==> inputs of v19 <==
==> flow/design.v <==
`timescale 1ns/100ps
module conv(
           input Aclk,
           input rst,
           input [7:0] Xin,
           input [7:0] Kin,
           output reg [7:0] Rout,
           output reg result_done
       );
reg [7:0] pattern [9-1:0];
reg [4:0] daddr;
wire pattern_done;
reg [7:0] kernel [4-1:0];
reg [4:0] kaddr;
wire kernel_done;
reg [7:0] result [4-1:0];
reg [4:0] out_cnt;
integer i;
assign pattern_done = (daddr-1>=9) ? 1'd1 : 1'd0;
always@(posedge Aclk)
begin
    if(rst)
    begin
        for(i=0;i<9;i=i+1)
        begin
            pattern[i] <= 7'd0;
        end
        daddr <= 5'd1;   
    end
    else
    begin
        if(pattern_done)
        begin
            pattern[daddr] <= pattern[daddr];
            daddr <= daddr;
        end
        else
        begin
            pattern[daddr-1] <= Xin;
            daddr <= daddr + 5'd1;
        end
    end
end
assign kernel_done = (kaddr-1>=4) ? 1'd1 : 1'd0;
always@(posedge Aclk)
begin
    if(rst)
    begin
        for(i=0;i<4;i=i+1)
        begin
            kernel[i] <= 7'd0;
        end
        kaddr <= 5'd1;
    end
    else
    begin
        if(kernel_done)
        begin
            kernel[kaddr] <= kernel[kaddr];
            kaddr <= kaddr;
        end
        else
        begin
            kernel[kaddr-1] <= Kin;
            kaddr <= kaddr + 5'd1;
        end
    end
end
always@(*)
begin
    if(rst)
    begin
        for(i=0;i<4;i=i+1)
        begin
            result[i] = 7'd0;
        end
    end
    else
    begin
        if(pattern_done & kernel_done)
        begin
            result[0] = pattern[0]*kernel[0] + pattern[1]*kernel[1] + pattern[3]*kernel[2] + pattern[4]*kernel[3];
            result[1] = pattern[1]*kernel[0] + pattern[2]*kernel[1] + pattern[4]*kernel[2] + pattern[5]*kernel[3];
            result[2] = pattern[3]*kernel[0] + pattern[4]*kernel[1] + pattern[6]*kernel[2] + pattern[7]*kernel[3];
            result[3] = pattern[4]*kernel[0] + pattern[5]*kernel[1] + pattern[7]*kernel[2] + pattern[8]*kernel[3];
        end
        else
        begin
            for(i=0;i<4;i=i+1)
            begin
                result[i] = 7'd0;
            end
        end
    end
end
always@(posedge Aclk)
begin
    if(rst)
    begin
        result_done <= 1'd0;
    end
    else
    begin
        if(pattern_done & kernel_done)
        begin
            result_done <= 1'd1;
        end
        else
        begin
            result_done <= result_done;
        end
    end
end
always@(posedge Aclk)
begin
    if(rst)
    begin
        Rout <= 7'd0;
        out_cnt <= 5'd1;
    end
    else
    begin
        if(pattern_done & kernel_done)
        begin
            out_cnt <= out_cnt + 5'd1;
            Rout <= result[out_cnt-1];
        end
        else
        begin
            out_cnt <= 5'd1;
            Rout <= 5'd0;
        end
    end
end
endmodule
==> flow/run.sh <==
#!/bin/bash
# the make line also repeats each setting of config.mk as NAME=value (left out here)
make -C /OpenROAD-flow-scripts/flow DESIGN_CONFIG=/design/flow/config.mk WORK_HOME=/design/flow/orfs CLKGATE_MAP_FILE= finish
==> flow/config.mk <==
export PLATFORM = sky130hd
export DESIGN_NAME = conv
export DESIGN_NICKNAME = conv
export VERILOG_FILES = /design/flow/design.v
export SDC_FILE = /design/flow/constraint.sdc
export NUM_CORES = 4
export LEC_CHECK = 0
export ABC_AREA = 1
export CAP_MARGIN = 15
export CORE_MARGIN = 10
export CORE_UTILIZATION = 40
export MAX_ROUTING_LAYER = met4
export SLEW_MARGIN = 20
==> flow/constraint.sdc <==
create_clock -name core_clock -period 4.33 [get_ports {Aclk}]
set_input_delay 0.8660 -clock core_clock [delete_from_list [all_inputs] [get_ports {Aclk}]]
set_output_delay 0.8660 -clock core_clock [all_outputs]
set_load 0.01 [all_outputs]
==> inputs of v28, as changes to v19 <==
ABC_AREA = 0   (was 1)
CELL_PAD_IN_SITES_DETAIL_PLACEMENT = 1   (was default)
CORE_ASPECT_RATIO = 0.89   (was default)
CORE_MARGIN = 7   (was 10)
CORE_UTILIZATION = 70   (was 40)
CTS_CLUSTER_SIZE = 50   (was default)
GPL_TIMING_DRIVEN = 0   (was default)
TNS_END_PERCENT = 10   (was default)
==> results <==
item                                                                                                         v19                     v28
Status                                                                                  finished with violations          did not finish
Failing step                                                                                                   -      detailed placement
Reasons for failing layout checks                                                                   setup timing                       -
Fraction of synthesized cell area taken by the top area cell type                                          0.251                   0.271
Post-Syn Nets                                                                                               3706                    2841
Die X-Extent                                                                                              259 um                  199 um
Yosys simple share                                                                                         0.221                   0.187
Portion of the post-synthesis area used by sequential elements                                             0.154                   0.166
Count leader, synth                                                                     sky130_fd_sc_hd__nand2_1  sky130_fd_sc_hd__inv_1
Die Size                                                                                             0.0673 mm^2             0.0355 mm^2
Mean post-synth cell area                                                                              7.31 um^2               9.37 um^2
Row count                                                                                                     87                      60
Post-Synth XOR/XNOR Area                                                                                  0.0423                   0.111
Number of port buffers                                                                                        26                      25
Yosys cell count                                                                                            3138                    2273
Initial standard-cell utilization of the core                                                              0.405                   0.707
Post-synthesis share of cell area spent on full adders, half adders and majority gates                     0.394                   0.425
Synthesized netlist cell count                                                                              3138                    2273
Global placer's final weighted congestion                                                                  0.955                    1.04
Die H                                                                                                     259 um                  179 um
Area fraction in mux cells                                                                                     0                0.000470
